## garnet
Design alu_design, start of the top module:
module alu_design #(parameter W = 8)(
    input clk, rst, mode, ce, cin,
    input [1:0] inp_valid,
    input [7:0] opa, opb,
    input [3:0] cmd,
    output reg err, ov, cout, g, l, e,
    output reg [15:0] res
);
Settings: LEC_CHECK=0, CAP_MARGIN=20, CORE_MARGIN=6, CORE_UTILIZATION=56, CTS_CLUSTER_DIAMETER=311, CTS_CLUSTER_SIZE=89, PLACE_DENSITY=0.79, SETUP_SLACK_MARGIN=0.19, SLEW_MARGIN=20, TNS_END_PERCENT=15; clock period 7.0 ns.
run.sh (not shown) runs the stock make flow with config.mk's settings and CLKGATE_MAP_FILE=.
The flow did not stop early for garnet: all stages ran, and the layout cleared the timing, DRC and antenna checks.
For willow, these inputs were changed with respect to garnet:
Settings: CORE_UTILIZATION now 68, was 56; SETUP_SLACK_MARGIN no longer set, was 0.19; CTS_CLUSTER_DIAMETER now 28, was 311; PLACE_DENSITY no longer set, was 0.79; CORE_MARGIN now 2, was 6; CTS_CLUSTER_SIZE no longer set, was 89; TNS_END_PERCENT no longer set, was 15; the clock period (ns, I/O delays scaled along) now 5.56, was 7.0.
[summary]
- Nothing crashed in willow and all stages finished; the problem is that the final layout failed, the offending checks being setup timing.
- sky130_fd_sc_hd__xnor2_1 as the critical path's slowest cell was reported by garnet, and sky130_fd_sc_hd__dfrtp_1 by willow.
- On final core utilization: willow sits above garnet.
- Sequential fraction of total cell area delta for willow relative to garnet: 0.51 points lower
- Per the comparison of willow with garnet, pin count of the biggest net entering global routing comparable; worst setup slack now smaller; routability-driven placement congestion ratio now larger; worst endpoint required time now smaller; clock power share now larger.
- Of willow and garnet, willow shows the higher growth of design area from synthesis to finish, with garnet below it.
- Of willow and garnet, willow shows the lower global-route wire length before repair, with garnet above it.
Inputs modified between willow and raven:
Settings: TNS_END_PERCENT newly set to 5; CTS_CLUSTER_SIZE newly set to 99; CORE_UTILIZATION changed from 68 to 72; CTS_CLUSTER_DIAMETER changed from 28 to 391; SETUP_SLACK_MARGIN newly set to 0.63; the clock period (ns, I/O delays scaled along) changed from 5.56 to 2.15.
raven | ERROR | clock tree synthesis. raven: core outline area is about 4.7% lower than what willow reported. Relative to willow, the die extent in x measured on raven has decreased by a few percent. Count of buffers inserted at the top-level ports came out exactly the same in willow and raven. | starting utilization of the core area | lower: willow |. Comparing raven against willow, there is no change at all in synthesized cell count. In the reports for willow and raven, the larger post-placement worst setup slack belongs to willow. Comparing placer's final routability congestion estimate for willow and raven, the smaller number came from willow. Looking at post-place instance area across willow and raven, the one that comes out higher is raven. Diff willow -> raven: chip area from the yosys synthesis statistics held, vertical die size down about 2.7%, cell row count now smaller.
#### Input delta (quartz over raven)
Settings: swapping 72 for 65 in CORE_UTILIZATION; clearing TNS_END_PERCENT, which used to be 5; clearing SETUP_SLACK_MARGIN, which used to be 0.63; clearing CTS_CLUSTER_SIZE, which used to be 99; putting PLACE_DENSITY_LB_ADDON at 0.0 where nothing was set; clearing CTS_CLUSTER_DIAMETER, which used to be 391; swapping 2.15 for 5.71 in the clock period (ns, I/O delays scaled along).
--- outcome ---
- quartz | status: complete | timing, DRC, antenna: pass
- raven -> quartz: number of synthesized flops with an enable pin flat
- Reported for quartz and raven, count of mapped cells out of synthesis turned out identical to the last digit.
- Total number of placement rows: quartz and raven compared, lower one is raven
- quartz ended with more worst slack at placement than raven.
- Going from raven to quartz, standard cell core area increased by 9.9% relative to the old numbers; vertical die dimension increased by about 5% relative to the old numbers; area enclosed by the die boundary increased by 10% relative to the old numbers; area after detailed placement decreased by about 17% relative to the old numbers.


alu_design again, from the RTL that the note above started with.
==> flow/config.mk <==
export PLATFORM = sky130hd
export DESIGN_NAME = alu_design
export DESIGN_NICKNAME = alu_design
export VERILOG_FILES = /design/flow/design.v
export SDC_FILE = /design/flow/constraint.sdc
export NUM_CORES = 4
export LEC_CHECK = 0
export ABC_AREA = 1
export CAP_MARGIN = 30
export CELL_PAD_IN_SITES_DETAIL_PLACEMENT = 2
export CORE_MARGIN = 2
export CORE_UTILIZATION = 40
export CTS_CLUSTER_DIAMETER = 166
export CTS_CLUSTER_SIZE = 86
export GPL_ROUTABILITY_DRIVEN = 1
export PLACE_DENSITY_LB_ADDON = 0.09
export SETUP_SLACK_MARGIN = -0.27
export SLEW_MARGIN = 20
==> flow/constraint.sdc <==
create_clock -name core_clock -period 7.0 [get_ports {clk}]
set_input_delay 1.4000 -clock core_clock [delete_from_list [all_inputs] [get_ports {clk}]]
set_output_delay 1.4000 -clock core_clock [all_outputs]
set_load 0.01 [all_outputs]
Rerun with:
==> flow/config.mk (replaced) <==
export PLATFORM = sky130hd
export DESIGN_NAME = alu_design
export DESIGN_NICKNAME = alu_design
export VERILOG_FILES = /design/flow/design.v
export SDC_FILE = /design/flow/constraint.sdc
export NUM_CORES = 4
export LEC_CHECK = 0
export CAP_MARGIN = 20
export CORE_MARGIN = 2
export CORE_UTILIZATION = 40
export SLEW_MARGIN = 20
==> flow/constraint.sdc (replaced) <==
create_clock -name core_clock -period 6.49 [get_ports {clk}]
set_input_delay 1.2980 -clock core_clock [delete_from_list [all_inputs] [get_ports {clk}]]
set_output_delay 1.2980 -clock core_clock [all_outputs]
set_load 0.01 [all_outputs]
What happened: Critical path depth is lower by 5. Design area goes up slightly. Clock-buffer cell count climbs by 2. Worst setup slack improved by 0.18 ns. Total power rises by a few percent. Fmax rises by roughly a tenth.
Rerun with:
--- a/flow/config.mk
+++ b/flow/config.mk
@@ -7,0 +8 @@
+export ABC_AREA = 1
@@ -10 +11 @@
-export CORE_UTILIZATION = 40
+export CORE_UTILIZATION = 69
==> flow/constraint.sdc (replaced) <==
create_clock -name core_clock -period 7.15 [get_ports {clk}]
set_input_delay 1.4300 -clock core_clock [delete_from_list [all_inputs] [get_ports {clk}]]
set_output_delay 1.4300 -clock core_clock [all_outputs]
set_load 0.01 [all_outputs]
What happened:
- The new run produced a clean layout
- total power shrinks by 17%
- clock skew is lower by 0.011 ns
- global-route usage climbs by 20 points
- via count goes up by 12%
- design area shrinks by 2.9%
- non-clock buffer count falls by 18
- setup slack gains 0.61 ns
- synthesized area fell by 0.61%
Rerun with:
--- a/flow/config.mk
+++ b/flow/config.mk
@@ -9,0 +10 @@
+export CORE_ASPECT_RATIO = 0.5
@@ -11 +12,3 @@
-export CORE_UTILIZATION = 69
+export CORE_UTILIZATION = 72
+export CTS_CLUSTER_DIAMETER = 391
+export CTS_CLUSTER_SIZE = 99
==> flow/constraint.sdc (replaced) <==
create_clock -name core_clock -period 2.15 [get_ports {clk}]
set_input_delay 0.4300 -clock core_clock [delete_from_list [all_inputs] [get_ports {clk}]]
set_output_delay 0.4300 -clock core_clock [all_outputs]
set_load 0.01 [all_outputs]
With this change the flow did not get past detailed placement (3_5_place_dp).
Die area falls by 3.7%.
Synthesized cell count stays the same.
Synthesized area does not change.
Rerun with:
--- a/flow/config.mk
+++ b/flow/config.mk
@@ -8 +7,0 @@
-export ABC_AREA = 1
@@ -10 +8,0 @@
-export CORE_ASPECT_RATIO = 0.5
@@ -12,3 +10 @@
-export CORE_UTILIZATION = 72
-export CTS_CLUSTER_DIAMETER = 391
-export CTS_CLUSTER_SIZE = 99
+export CORE_UTILIZATION = 68
==> flow/constraint.sdc (replaced) <==
create_clock -name core_clock -period 6.49 [get_ports {clk}]
set_input_delay 1.2980 -clock core_clock [delete_from_list [all_inputs] [get_ports {clk}]]
set_output_delay 1.2980 -clock core_clock [all_outputs]
set_load 0.01 [all_outputs]
Result: The new run completed with no timing, DRC or antenna violations. Synthesized area climbs by 0.61%. Die area climbs by 5.9%. Synthesized cell count drops by 17%.


The RTL this note starts from:
==> flow/design.v <==
module alu_design #(parameter W = 8)(
    input clk, rst, mode, ce, cin,
    input [1:0] inp_valid,
    input [7:0] opa, opb,
    input [3:0] cmd,
    output reg err, ov, cout, g, l, e,
    output reg [15:0] res
);
parameter INV_INP = 2'b00, OPA_VALID = 2'b01, OPB_VALID = 2'b10, OPA_AND_OPB_VALID = 2'b11;
reg [7:0] opa_p, opb_p;
reg [3:0] cmd_p;
reg [1:0] valid_p;
reg mode_p, cin_p;
reg [15:0] res_p;
reg cout_p, ov_p, g_p, l_p, e_p, err_p;
always @(posedge clk or posedge rst) begin
    if (rst) begin
        opa_p <= 0;
        opb_p <= 0;
        cmd_p <= 0;
        valid_p <= 0;
        cin_p <= 0;
        mode_p <= 0;
    end else if (ce) begin
        opa_p <= opa;
        opb_p <= opb;
        cmd_p <= cmd;
        valid_p <= inp_valid;
        cin_p <= cin;
        mode_p <= mode;
    end
end
always @(*) begin
    res_p = 0;
    err_p = 0;
    cout_p = 0;
    ov_p = 0;
    g_p = 0;
    l_p = 0;
    e_p = 0;
    if (ce) begin
        if (mode_p == 1) begin
            case (valid_p)
                INV_INP: begin
                    res_p = 0;
                    err_p = 1;
                end
                OPA_VALID: begin
                    case (cmd_p)
                        4'b0100: begin
                            res_p = opa_p + 1;
                            cout_p = res_p[8];
                        end
                        4'b0101: begin
                            res_p = opa_p - 1;
                            ov_p = res_p[8];
                        end
                        default: err_p = 1;
                    endcase
                end
                OPB_VALID: begin
                    case (cmd_p)
                        4'b0110: begin
                            res_p = opb_p + 1;
                            cout_p = res_p[8];
                        end
                        4'b0111: begin
                            res_p = opb_p - 1;
                            ov_p = res_p[8];
                        end
                        default: err_p = 1;
                    endcase
                end
                OPA_AND_OPB_VALID: begin
                    case (cmd_p)
                        4'b0000: begin
                            res_p = opa_p + opb_p;
                            cout_p = res_p[8];
                        end
                        4'b0001: begin
                            res_p = opa_p - opb_p;
                            ov_p = res_p[8];
                        end
                        4'b0010: begin
                            res_p = opa_p + opb_p + cin_p;
                            cout_p = res_p[8];
                        end
                        4'b0011: begin
                            res_p = opa_p - opb_p - cin_p;
                            ov_p = res_p[8];
                        end
                        4'b1000: begin
                            g_p = (opa_p > opb_p);
                            l_p = (opa_p < opb_p);
                            e_p = (opa_p == opb_p);
                        end
                        4'b1001: begin
                            res_p = (opa_p + 1) * (opb_p + 1);
                        end
                        4'b1010: begin
                            res_p = (opa_p << 1) * opb_p;
                        end
                        4'b1011: begin
                            res_p = $signed(opa_p) + $signed(opb_p);
                            ov_p = (($signed(opa_p) > 0) && ($signed(opb_p) > 0) && ($signed(res_p[7:0]) < 0)) ||
                                   (($signed(opa_p) < 0) && ($signed(opb_p) < 0) && ($signed(res_p[7:0]) > 0));
                        end
                        4'b1100: begin
                            res_p = $signed(opa_p) - $signed(opb_p);
                            ov_p = (($signed(opa_p) > 0) && ($signed(opb_p) < 0) && ($signed(res_p[7:0]) < 0)) ||
                                   (($signed(opa_p) < 0) && ($signed(opb_p) > 0) && ($signed(res_p[7:0]) > 0));
                        end
                        default: err_p = 1;
                    endcase
                end
                default: err_p = 1;
            endcase
        end else begin
            case (valid_p)
                INV_INP: begin
                    res_p = 0;
                    err_p = 1;
                end
                OPA_VALID: begin
                    case (cmd_p)
                        4'b0110: res_p = ~opa_p;
                        4'b1000: res_p = opa_p >> 1;
                        4'b1001: res_p = opa_p << 1;
                        default: err_p = 1;
                    endcase
                end
                OPB_VALID: begin
                    case (cmd_p)
                        4'b0111: res_p = ~opb_p;
                        4'b1010: res_p = opb_p >> 1;
                        4'b1011: res_p = opb_p << 1;
                        default: err_p = 1;
                    endcase
                end
                OPA_AND_OPB_VALID: begin
                    case (cmd_p)
                        4'b0000: res_p = opa_p & opb_p;
                        4'b0010: res_p = opa_p | opb_p;
                        4'b0001: res_p = ~(opa_p & opb_p);
                        4'b0011: res_p = ~(opa_p | opb_p);
                        4'b0100: res_p = opa_p ^ opb_p;
                        4'b0101: res_p = ~(opa_p ^ opb_p);
                        4'b1100: begin
                            if (|opb_p[7:4]) err_p = 1;
                            else res_p = (opa_p << opb_p[2:0]) | (opa_p >> (8 - opb_p[2:0]));
                        end
                        4'b1101: begin
                            if (|opb_p[7:4]) err_p = 1;
                            else res_p = (opa_p >> opb_p[2:0]) | (opa_p << (8 - opb_p[2:0]));
                        end
                        default: err_p = 1;
                    endcase
                end
                default: err_p = 1;
            endcase
        end
    end
end
always @(posedge clk or posedge rst) begin
    if (rst) begin
        res <= 0;
        cout <= 0;
        ov <= 0;
        g <= 0;
        l <= 0;
        e <= 0;
        err <= 0;
    end else if (ce) begin
        res <= res_p;
        cout <= cout_p;
        ov <= ov_p;
        g <= g_p;
        l <= l_p;
        e <= e_p;
        err <= err_p;
    end
end
endmodule
Settings: LEC_CHECK=0, CAP_MARGIN=10, CORE_ASPECT_RATIO=0.86, CORE_MARGIN=2, CORE_UTILIZATION=65, CTS_CLUSTER_DIAMETER=49, CTS_CLUSTER_SIZE=80, GPL_TIMING_DRIVEN=1, MAX_ROUTING_LAYER=met5, MIN_ROUTING_LAYER=met1, PLACE_DENSITY_LB_ADDON=0.04, SETUP_SLACK_MARGIN=-0.16, SLEW_MARGIN=20; clock period 4.93 ns.
The starting point finished but fails on setup timing.
Change:
CORE_ASPECT_RATIO = 0.5   (was 0.86)
CORE_MARGIN = 7   (was 2)
CORE_UTILIZATION = 49   (was 65)
CTS_CLUSTER_DIAMETER = 238   (was 49)
CTS_CLUSTER_SIZE = 98   (was 80)
PLACE_DENSITY = 0.35   (was default)
PLACE_DENSITY_LB_ADDON = default   (was 0.04)
SETUP_SLACK_MARGIN = 0.33   (was -0.16)
TNS_END_PERCENT = 15   (was default)
clock period = 5.45 ns   (was 4.93 ns; I/O delays follow)
After rerunning: This time the run produced a clean layout; cell area went down by 3.5%; total power went down by 13%; worst setup slack gets better by 0.90 ns; combinational power went down by 13%; non-clock buffer count went down by 47; die size went up by 51%; wire length went down by 2.5%.
Change:
CAP_MARGIN = 5   (was 10)
CELL_PAD_IN_SITES_DETAIL_PLACEMENT = 2   (was default)
CORE_ASPECT_RATIO = 0.53   (was 0.5)
CORE_MARGIN = 2   (was 7)
CORE_UTILIZATION = 56   (was 49)
CTS_CLUSTER_DIAMETER = 188   (was 238)
CTS_CLUSTER_SIZE = 80   (was 98)
MAX_ROUTING_LAYER = met4   (was met5)
MIN_ROUTING_LAYER = met2   (was met1)
PLACE_DENSITY = 0.46   (was 0.35)
SETUP_SLACK_MARGIN = 0.3   (was 0.33)
SLEW_MARGIN = 15   (was 20)
TNS_END_PERCENT = 60   (was 15)
What happened:
- The changed run did not get past 3_5_place_dp
- die size goes down by 23%
- synthesized cell count stays the same
- area after synthesis stays the same
Change:
ABC_AREA = 1   (was default)
CAP_MARGIN = 10   (was 5)
CELL_PAD_IN_SITES_DETAIL_PLACEMENT = 0   (was 2)
CORE_MARGIN = 4   (was 2)
CTS_CLUSTER_DIAMETER = 29   (was 188)
GPL_ROUTABILITY_DRIVEN = 0   (was default)
HOLD_SLACK_MARGIN = 0.05   (was default)
SETUP_SLACK_MARGIN = 1.56   (was 0.3)
What happened: Now the flow stopped in 5_1_grt; synthesized area drops by about 0.6%; die area climbs by about 5%; synthesized cell count climbs by 20%.
Power and IR drop assume default switching activity.
